run 1:
## fpu
module fpu #(
    parameter DATA_WIDTH = 32,
    parameter INST_WIDTH = 1
)(
    input                   i_clk,
    input                   i_rst_n,
    input  [DATA_WIDTH-1:0] i_data_a,
    input  [DATA_WIDTH-1:0] i_data_b,
    input  [INST_WIDTH-1:0] i_inst,
    input                   i_valid,
    output [DATA_WIDTH-1:0] o_data,
    output                  o_valid
);
Size: roughly 33 flip-flops, about 100 I/O pins, ~0.041 mm² of cells after synthesis.
export LEC_CHECK = 0
export CAP_MARGIN = 20
export CORE_MARGIN = 2
export CORE_UTILIZATION = 72
export CTS_CLUSTER_DIAMETER = 375
export CTS_CLUSTER_SIZE = 24
export SETUP_SLACK_MARGIN = -0.73
export SLEW_MARGIN = 20
export TNS_END_PERCENT = 5
create_clock -name core_clock -period 7.67 [get_ports {i_clk}]
run.sh (not shown) runs the stock make flow with config.mk's settings and CLKGATE_MAP_FILE=.
Run 1 did not finish; the tool stopped in detailed placement with error DPL-0033.
Input-level comparison between run 2 and run 1:
# run 1
export LEC_CHECK = 0
export CAP_MARGIN = 20
export CORE_MARGIN = 2
export CORE_UTILIZATION = 72
export CTS_CLUSTER_DIAMETER = 375
export CTS_CLUSTER_SIZE = 24
export SETUP_SLACK_MARGIN = -0.73
export SLEW_MARGIN = 20
export TNS_END_PERCENT = 5
create_clock -name core_clock -period 7.67 [get_ports {i_clk}]
# run 2
export LEC_CHECK = 0
export CAP_MARGIN = 20
export CORE_MARGIN = 2
export CORE_UTILIZATION = 50
export SETUP_SLACK_MARGIN = 2.23
export SLEW_MARGIN = 20
create_clock -name core_clock -period 7.67 [get_ports {i_clk}]
==> comparison <==
Run 2 finished all stages; layout check result: FAIL, due to negative setup slack. Going from run 1 to run 2, chip area estimate from yosys synthesis was more or less identical, area of the placeable core went up by about 45%, die height went up by 20%, die area went up by about 43%. Run 2 vs. run 1: global placer's final weighted congestion down about 12%, post-synth design cell area flat.
Changes in run 3 relative to run 2:
# run 2
export LEC_CHECK = 0
export CAP_MARGIN = 20
export CORE_MARGIN = 2
export CORE_UTILIZATION = 50
export SETUP_SLACK_MARGIN = 2.23
export SLEW_MARGIN = 20
create_clock -name core_clock -period 7.67 [get_ports {i_clk}]
# run 3
export LEC_CHECK = 0
export CAP_MARGIN = 20
export CORE_MARGIN = 2
export CORE_UTILIZATION = 72
export CTS_CLUSTER_SIZE = 33
export SLEW_MARGIN = 20
create_clock -name core_clock -period 10.8 [get_ports {i_clk}]
### Flow results
Of run 2 and run 3, only run 3 never reached the final stage. Status run 2: flow complete, layout not clean - negative setup slack. Run 3 never completed, since it errored out during detailed placement. As far as instance count of the mapped netlist goes, run 3 and run 2 are indistinguishable; the numbers are identical. Placeable core area went down by more than a quarter going from run 2 to run 3. [compare] base=run 2 new=run 3: die outline height went down about 16%; fraction of the mapped netlist area in compound gates held; pre-placement core utilization went up 23 points; area share of and/or/nand/nor cells after synthesis held. Die size shrinks by more than a quarter when moving from run 2 to run 3. Adder and majority cell fraction of the synthesized area: run 3 vs run 2 identical. Run 3 -> run 2: synthesis area per yosys delta 0, exact match.
The following lists how run 4 was set up differently from run 3:
# run 3
export LEC_CHECK = 0
export CAP_MARGIN = 20
export CORE_MARGIN = 2
export CORE_UTILIZATION = 72
export CTS_CLUSTER_SIZE = 33
export SLEW_MARGIN = 20
create_clock -name core_clock -period 10.8 [get_ports {i_clk}]
# run 4
export LEC_CHECK = 0
export CAP_MARGIN = 20
export CORE_MARGIN = 2
export CORE_UTILIZATION = 65
export CTS_CLUSTER_SIZE = 59
export SLEW_MARGIN = 20
create_clock -name core_clock -period 13.0 [get_ports {i_clk}]
Findings:
Run 4 ran in full, but the layout does not pass; the checks complain about negative setup slack. Between run 3 and run 4, the fraction of registers with async set or reset after synthesis figures differ only marginally. Re fraction of the mapped netlist area in compound gates: no difference whatsoever between run 3 and run 4. In the reports for run 4 and run 3, the smaller chip area belongs to run 3. Diff run 4 and run 3: floorplan die height higher in run 4.


== try-pepper ==
Starting RTL as in the previous note.
Settings: LEC_CHECK=0, CAP_MARGIN=20, CORE_MARGIN=2, CORE_UTILIZATION=54, CTS_CLUSTER_DIAMETER=349, CTS_CLUSTER_SIZE=100, SLEW_MARGIN=20; clock period 7.67 ns.
Status try-pepper: flow complete, layout not clean - setup timing
Setup changes, try-pepper to try-juniper
- CTS_CLUSTER_SIZE removed (was 100)
- CORE_UTILIZATION changed from 54 to 40
- CTS_CLUSTER_DIAMETER removed (was 349)
- the clock period (ns, I/O delays scaled along) changed from 7.67 to 14.0
## What came out
- From try-pepper to try-juniper the numbers moved as follows: total die area went up by 34%, met3 layer usage reported by global route went down by 16 points.
- Of try-pepper and try-juniper, just one finished clean: try-juniper.
- try-pepper: complete, dirty (setup timing)
- Taking try-pepper as the reference, in try-juniper worst slack at placement saw an increase; core utilization saw a decrease; global-route wire length before repair saw a decrease; largest net degree at the start of global routing saw a decrease.
The following lists how try-raven was set up differently from try-juniper:
- setting TNS_END_PERCENT to 5 for the first time
- changing CORE_UTILIZATION from 40 to 59
- setting SETUP_SLACK_MARGIN to -1.15 for the first time
[summary]
- [flow] try-raven | stages: complete | final checks: fail | reason: setup timing
- Re wire length of the first global-routing pass: try-juniper and try-raven aren't equal, and the higher value belongs to try-juniper.
- Looking at critical path launch point, the i_data_a[26] result is from try-raven; the i_data_b[4] one comes from try-juniper.
- The lower sum of routed wire length over all layers of try-juniper and try-raven is in try-raven.
- The higher maximum fanout encountered on the critical timing path came out of try-raven.
- For total met3 wirelength after detailed routing, dividing the value from try-juniper by the value from try-raven gives 0.76.
- Between try-juniper and try-raven, sequential share of layout area is higher for try-raven, try-juniper comes in under that.
Here is what was changed in the inputs of try-amber compared with try-raven.
- a change of CORE_MARGIN from 2 to 3
- a deleted SETUP_SLACK_MARGIN that had been -1.15
- a deleted TNS_END_PERCENT that had been 5
- an added CTS_CLUSTER_DIAMETER of 285
- a change of CORE_UTILIZATION from 59 to 40
==> comparison <==
- In summary, try-amber completed successfully, with a layout that passed the timing, DRC and antenna checks.
- try-amber ends up with higher non-clock buffer count than try-raven does.
- Changes observed in try-amber relative to try-raven: minimum period implied by the final worst setup slack went down 520 ps, total die size shows an increase of about 50%, cell count picked up an extra 10%.
- Fraction of area in multi-input gates was lower in try-amber than in try-raven.
- Worst-case setup margin in the final layout (lower): try-raven
- try-amber and try-raven ended up with roughly the same multi-input gate area in the final layout.
What try-tundra does differently from try-amber at the input level:
- a change of CTS_CLUSTER_DIAMETER from 285 to 209
- an added CTS_CLUSTER_SIZE of 66
- an added ABC_AREA of 1
- an added SETUP_SLACK_MARGIN of 3.3
- a change of SLEW_MARGIN from 20 to 35
- an added CELL_PAD_IN_SITES_DETAIL_PLACEMENT of 1
- an added GPL_TIMING_DRIVEN of 0
- an added TNS_END_PERCENT of 20
### Flow results
try-tundra: die span in x is about 1.7% higher than what try-amber reported. try-tundra: final instance area is 3600 um2 higher than what try-amber reported. try-tundra has via count above what try-amber had. Sort try-tundra and try-amber by post-synth net total desc -> top: try-tundra. try-tundra: slew at the pin with the worst max-slew slack is 300 ps higher than what try-amber reported. Diff try-amber -> try-tundra: fraction of met1 tracks used by global routing now sits higher, area fraction in compound gates now sits lower, part of the cycle the worst path needs now sits lower. Final critical-path required period: lower on try-tundra. Delta(non-clock buffer total of the final layout, try-tundra - try-amber) < 0.


fpu again, from the RTL that the note above started with.
make LEC_CHECK=0 CAP_MARGIN=20 CORE_MARGIN=2 CORE_UTILIZATION=64 CTS_CLUSTER_DIAMETER=334 CTS_CLUSTER_SIZE=22 MIN_ROUTING_LAYER=met1 PLACE_DENSITY_LB_ADDON=0.09 SLEW_MARGIN=25 TNS_END_PERCENT=100 finish   # period 11.6 ns
The starting point never finished: it broke off in global routing (5_1_grt).
==> next run, changes <==
- CORE_UTILIZATION: 64 -> 11
- CTS_CLUSTER_DIAMETER: 334 -> not set
- CTS_CLUSTER_SIZE: 22 -> not set
- MIN_ROUTING_LAYER: met1 -> not set
- PLACE_DENSITY_LB_ADDON: 0.09 -> not set
- SLEW_MARGIN: 25 -> 20
- TNS_END_PERCENT: 100 -> not set
- clock period: 11.6 -> 17.3 ns (I/O delays scaled with it)
What happened: Now the flow completed with no timing, DRC or antenna violations. Die size climbs to 5.7 times its value. Area after synthesis is unchanged. Synthesized cell count is unchanged.
==> next run, changes <==
- CORE_UTILIZATION: 11 -> 40
- clock period: 17.3 -> 13.8 ns (I/O delays scaled with it)
What happened: Count of clock-buffer cells in the layout stays the same. First-iteration DRC count rises by 13%. Global-route usage rises by 26 points. Hold slack degrades by 0.38 ns. Utilization rises by 36 points. Synthesized area is unchanged. Via count rises by about 5.5%. Routed wire length falls by 5.0%.
==> next run, changes <==
- ABC_AREA: not set -> 1
- CORE_UTILIZATION: 40 -> 72
- CTS_CLUSTER_SIZE: not set -> 100
- clock period: 13.8 -> 17.3 ns (I/O delays scaled with it)
What happened:
- non-clock buffer count goes down by 848
- hold slack improves by 0.70 ns
- count of clock-buffer cells in the layout came out higher by 2
- synthesized area came out higher by 3.5%
- global-route usage came out higher by 20 points
- wire length goes down by 11%
- via count increases by 9.7%
- critical path depth climbs by 8
- final area goes down by 12%
==> next run, changes <==
- ABC_AREA: 1 -> not set
- CTS_CLUSTER_DIAMETER: not set -> 375
- CTS_CLUSTER_SIZE: 100 -> 34
- SETUP_SLACK_MARGIN: not set -> -0.73
- clock period: 17.3 -> 7.67 ns (I/O delays scaled with it)
- This time the run never finished: it broke off in clock tree synthesis (4_1_cts) (DPL-0038)
- die size drops by 3.3%
- synthesized area decreases by about 3.4%
- synthesized cell count fell by 24%
==> next run, changes <==
- CORE_UTILIZATION: 72 -> 52
- CTS_CLUSTER_DIAMETER: 375 -> not set
- CTS_CLUSTER_SIZE: 34 -> 100
- SETUP_SLACK_MARGIN: -0.73 -> not set
- clock period: 7.67 -> 9.42 ns (I/O delays scaled with it)
Result: With this change the flow ran to the end with violations: setup timing. Synthesized cell count stays the same. Die size rose by about 40%. Synthesized area stays the same.


fpu again, from the RTL that the note above started with.
export LEC_CHECK = 0
export CAP_MARGIN = 20
export CORE_MARGIN = 2
export CORE_UTILIZATION = 40
export GPL_ROUTABILITY_DRIVEN = 0
export HOLD_SLACK_MARGIN = -0.07
export MIN_ROUTING_LAYER = met2
export SLEW_MARGIN = 20
create_clock -name core_clock -period 14.0 [get_ports {i_clk}]
The starting point stopped in 5_1_grt.
Then changed:
- CORE_UTILIZATION: 40 -> 59
- GPL_ROUTABILITY_DRIVEN: 0 -> not set
- HOLD_SLACK_MARGIN: -0.07 -> not set
- MIN_ROUTING_LAYER: met2 -> not set
- SETUP_SLACK_MARGIN: not set -> -0.28
- TNS_END_PERCENT: not set -> 35
Now the flow finished with setup timing left.
Die size decreases by 32%.
Synthesized cell count is unchanged.
Area after synthesis is unchanged.
Then changed:
- CORE_UTILIZATION: 59 -> 56
- SETUP_SLACK_MARGIN: -0.28 -> not set
- TNS_END_PERCENT: 35 -> not set
- clock period: 14.0 -> 13.8 ns (I/O delays scaled with it)
The new run completed without violations.
Routed wire length barely changes.
Via count goes down by 0.54%.
Setup slack gains 0.42 ns.
Final cell count goes up by 1.3%.
Then changed:
- CORE_UTILIZATION: 56 -> 65
- CTS_CLUSTER_SIZE: not set -> 34
- SETUP_SLACK_MARGIN: not set -> -0.78
- clock period: 13.8 -> 11.5 ns (I/O delays scaled with it)
Result: The new run reached the layout checks and failed them: setup timing; core utilization came out higher by 22 points; flip-flop count does not change; die area came out lower by 14%; setup slack loses 1.1 ns; final area came out higher by 17%; clock-buffer cell count is unchanged; cell count came out higher by 13%; synthesized cell count does not change.


Setup of before:
fpu again, from the RTL that the note above started with.
make LEC_CHECK=0 CAP_MARGIN=20 CORE_MARGIN=2 CORE_UTILIZATION=71 CTS_CLUSTER_DIAMETER=375 CTS_CLUSTER_SIZE=24 SETUP_SLACK_MARGIN=-0.73 SLEW_MARGIN=20 finish   # period 7.84 ns
Seen in the log of before: DPL-0033 during detailed placement (3_5_place_dp), after which the run never completed.
Relative to before, the following input files were edited for after:
Settings: a deleted CTS_CLUSTER_SIZE that had been 24; an added TNS_END_PERCENT of 5; a change of CORE_UTILIZATION from 71 to 59; a deleted CTS_CLUSTER_DIAMETER that had been 375; a change of SETUP_SLACK_MARGIN from -0.73 to -0.28; a change of the clock period (ns, I/O delays scaled along) from 7.84 to 14.0.
==> comparison <==
- From after to before, chip area in the Yosys report did not move at all.
- In the flow results for after and before, the final RePlAce weighted congestion is larger on before.
- after against before: die width increased by 9.5% relative to the old numbers, area inside the core boundary +11000 um^2.
- Of before and after, only before never reached the final stage.
- The log for before ends in detailed placement (3_5_place_dp) with error DPL-0033, so the run never completed.
- The final report for after shows a completed flow and a layout that fails verification, specifically setup timing.


The RTL this note starts from:
==> flow/design.v <==
module fpu #(
    parameter DATA_WIDTH = 32,
    parameter INST_WIDTH = 1
)(
    input                   i_clk,
    input                   i_rst_n,
    input  [DATA_WIDTH-1:0] i_data_a,
    input  [DATA_WIDTH-1:0] i_data_b,
    input  [INST_WIDTH-1:0] i_inst,
    input                   i_valid,
    output [DATA_WIDTH-1:0] o_data,
    output                  o_valid
);
    reg [DATA_WIDTH-1:0] o_data_r, o_data_w; 
    reg                  o_valid_r, o_valid_w;
    wire [30:23]          i_expo_a, i_expo_b;
    wire [22:0]           i_frag_a, i_frag_b;
    reg [30:23]           i_expo_sub;
    reg [30:23]           o_expo;
    wire                  i_sign_a, i_sign_b;
    reg [46:0]            i_frag_aa, i_frag_bb;
    reg [23:0]            i_frag_a1, i_frag_b1;
    reg [46:0]            i_frag_af, i_frag_bf;
    reg [47:0]            i_frag_o, i_frag_ma, i_frag_mb;
    reg [22:0]            i_frag_oo;
    assign o_data = o_data_r;   
    assign o_valid = o_valid_r;
    assign i_expo_a = i_data_a[30:23];
    assign i_expo_b = i_data_b[30:23];
    assign i_frag_a = i_data_a[22:0];
    assign i_frag_b = i_data_b[22:0];
    assign i_sign_a = i_data_a[DATA_WIDTH-1];
    assign i_sign_b = i_data_b[DATA_WIDTH-1];
    always @(*) begin
        i_expo_sub = 8'd0;
        o_expo     = 8'd0;
        i_frag_aa  = 47'd0;
        i_frag_bb  = 47'd0;
        i_frag_a1  = 24'd0;
        i_frag_b1  = 24'd0;
        i_frag_af  = 47'd0;
        i_frag_bf  = 47'd0;
        i_frag_o   = 48'd0;
        i_frag_ma  = 48'd0;
        i_frag_mb  = 48'd0;
        i_frag_oo  = 23'd0;
        if (i_valid) begin     
            case (i_inst) 
                1'd0: begin   
                    i_frag_a1 = {1'b1, i_frag_a};
                    i_frag_b1 = {1'b1, i_frag_b};
                    if (i_expo_a > i_expo_b) begin 
                        i_expo_sub = i_expo_a - i_expo_b;
                        i_frag_bf = {i_frag_b1, 23'b0};
                        i_frag_bb = i_frag_bf >> i_expo_sub;
                        i_frag_aa = {i_frag_a1, 23'b0};
                        o_expo = i_expo_a;
                    end
                    else begin
                        i_expo_sub = i_expo_b - i_expo_a;
                        i_frag_af = {i_frag_a1, 23'b0};
                        i_frag_aa = i_frag_af >> i_expo_sub;
                        i_frag_bb = {i_frag_b1, 23'b0};
                        o_expo = i_expo_b;
                    end
                    if (i_sign_a ^ i_sign_b) begin                        
                        if (i_frag_aa > i_frag_bb) begin
                            i_frag_o = i_frag_aa - i_frag_bb;
                            o_data_w[DATA_WIDTH-1] = i_sign_a;
                        end
                        else begin
                            i_frag_o = i_frag_bb - i_frag_aa;
                            o_data_w[DATA_WIDTH-1] = i_sign_b;
                        end
                        if (i_frag_o[46] == 1) begin
                            if (i_frag_o[22] == 1)
                                o_data_w[22:0] = i_frag_o[45:23]+1;
                            else
                                o_data_w[22:0] = i_frag_o[45:23];
                            o_data_w[30:23] = o_expo;
                        end
                        else if (i_frag_o[45] == 1) begin
                            if (i_frag_o[21] == 1)
                                o_data_w[22:0] = i_frag_o[44:22]+1;
                            else
                                o_data_w[22:0] = i_frag_o[44:22];
                            o_data_w[30:23] = o_expo - 1;
                        end
                        else if (i_frag_o[44] == 1) begin
                            if (i_frag_o[20] == 1)
                                o_data_w[22:0] = i_frag_o[43:21]+1;
                            else
                                o_data_w[22:0] = i_frag_o[43:21];
                            o_data_w[30:23] = o_expo - 2;
                        end
                        else if (i_frag_o[43] == 1) begin
                            if (i_frag_o[19] == 1)
                                o_data_w[22:0] = i_frag_o[42:20]+1;
                            else
                                o_data_w[22:0] = i_frag_o[42:20];
                            o_data_w[30:23] = o_expo - 3;
                        end
                        else if (i_frag_o[42] == 1) begin
                            if (i_frag_o[18] == 1)
                                o_data_w[22:0] = i_frag_o[41:19]+1;
                            else
                                o_data_w[22:0] = i_frag_o[41:19];
                            o_data_w[30:23] = o_expo - 4;
                        end
                        else begin
                            o_data_w[22:0] = i_frag_o[39:17];
                            o_data_w[30:23] = o_expo;                               
                        end
                    end
                    else begin
                        i_frag_o = i_frag_aa + i_frag_bb;
                        if (i_frag_o[47] == 1) begin
                            if (i_frag_o[23] == 1)
                                o_data_w[22:0] = i_frag_o[46:24]+1;
                            else
                                o_data_w[22:0] = i_frag_o[46:24];
                            o_data_w[30:23] = o_expo + 1;
                        end
                        else if (i_frag_o[46] == 1) begin
                            if (i_frag_o[22] == 1)
                                o_data_w[22:0] = i_frag_o[45:23] + 1;
                            else
                                o_data_w[22:0] = i_frag_o[45:23];
                            o_data_w[30:23] = o_expo;
                        end
                        else begin
                            o_data_w[22:0] = i_frag_o[44:12];
                            o_data_w[30:23] = o_expo - 1;
                        end
                        o_data_w[DATA_WIDTH-1] = i_sign_a;
                    end
                    o_valid_w = 1;                    
                end
                1'd1: begin
                    o_expo = i_expo_a + i_expo_b - 127;
                    o_data_w[DATA_WIDTH-1] = i_sign_a ^ i_sign_b;
                    i_frag_ma[47:24] = 24'd0;
                    i_frag_ma[23] = 1;
                    i_frag_ma[22:0] = i_frag_a;
                    i_frag_mb[47:24] = 24'd0;
                    i_frag_mb[23] = 1;
                    i_frag_mb[22:0] = i_frag_b;
                    i_frag_o = i_frag_ma * i_frag_mb;
                    if (i_frag_o[22] && i_frag_o[21]) begin
                        i_frag_o[47:23] = i_frag_o[47:23] + 1;
                    end
                    else if (i_frag_o[22] && ~i_frag_o[21]) begin 
                        i_frag_o[20] = |i_frag_o[20:0]? 1 : 0;  
                        if (i_frag_o[20] == 1)
                            i_frag_o[47:23] = i_frag_o[47:23] + 1;
                        else if (i_frag_o[23] == 1)
                            i_frag_o[47:23] = i_frag_o[47:23] + 1;
                    end
                    if (i_frag_o[47] || ~i_frag_o[46]) begin
                        if (i_frag_o[47]) begin
                            i_frag_o = i_frag_o >> 1;
                            o_expo = o_expo + 1;   
                        end  
                        if (i_frag_o[22] && i_frag_o[21]) begin
                            i_frag_o[47:23] = i_frag_o[47:23] + 1;
                        end
                        else if (i_frag_o[22] && ~i_frag_o[21]) begin 
                            i_frag_o[20] = |i_frag_o[20:0]? 1 : 0;  
                            if (i_frag_o[20] == 1)
                                i_frag_o[47:23] = i_frag_o[47:23] + 1;
                            else if (i_frag_o[23] == 1)
                                i_frag_o[47:23] = i_frag_o[47:23] + 1;
                        end
                    end
                    o_data_w[22:0] = i_frag_o[45:23];
                    o_data_w[30:23] = o_expo;
                    o_valid_w = 1;    
                end
                default: begin
                    o_data_w     = 0;
                    o_valid_w    = 1;  
                end  
            endcase
        end else begin
            o_data_w     = 0; 
            o_valid_w    = 0;  
        end
    end
    always @(posedge i_clk or negedge i_rst_n) begin
        if(~i_rst_n) begin    
            o_data_r <= 0;
            o_valid_r <= 0;
        end else begin
            o_data_r <= o_data_w;
            o_valid_r <= o_valid_w;
        end
    end
endmodule
export LEC_CHECK = 0
export ABC_AREA = 1
export CAP_MARGIN = 20
export CORE_ASPECT_RATIO = 0.5
export CORE_MARGIN = 2
export CORE_UTILIZATION = 66
export CTS_CLUSTER_DIAMETER = 373
export CTS_CLUSTER_SIZE = 98
export PLACE_DENSITY = 0.36
export SLEW_MARGIN = 20
export TNS_END_PERCENT = 5
create_clock -name core_clock -period 2.85 [get_ports {i_clk}]
The starting point failed in 4_1_cts.
==> next run, changes <==
ABC_AREA = unset   (was 1)
CORE_ASPECT_RATIO = unset   (was 0.5)
CTS_CLUSTER_DIAMETER = 251   (was 373)
CTS_CLUSTER_SIZE = 97   (was 98)
TNS_END_PERCENT = unset   (was 5)
clock period = 12.5 ns   (was 2.85 ns; I/O delays follow)
- Now the flow finished but failed the layout checks on negative setup slack
- die size falls by 3.5%
- area after synthesis falls by 3.4%
- synthesized cell count falls by 24%
==> next run, changes <==
CORE_UTILIZATION = 72   (was 66)
CTS_CLUSTER_DIAMETER = unset   (was 251)
CTS_CLUSTER_SIZE = 36   (was 97)
MAX_ROUTING_LAYER = met4   (was unset)
PLACE_DENSITY = unset   (was 0.36)
PLACE_DENSITY_LB_ADDON = 0.22   (was unset)
Effect: With this change the flow failed in 5_1_grt; area after synthesis is unchanged; die area fell by about 8%; synthesized cell count does not change.
==> next run, changes <==
CORE_UTILIZATION = 58   (was 72)
CTS_CLUSTER_SIZE = unset   (was 36)
MAX_ROUTING_LAYER = unset   (was met4)
PLACE_DENSITY_LB_ADDON = unset   (was 0.22)
SETUP_SLACK_MARGIN = -0.78   (was unset)
clock period = 10.7 ns   (was 12.5 ns; I/O delays follow)
The new run finished but failed the layout checks on negative setup slack.
Die area went up by 24%.
Synthesized area is unchanged.
Synthesized cell count is unchanged.
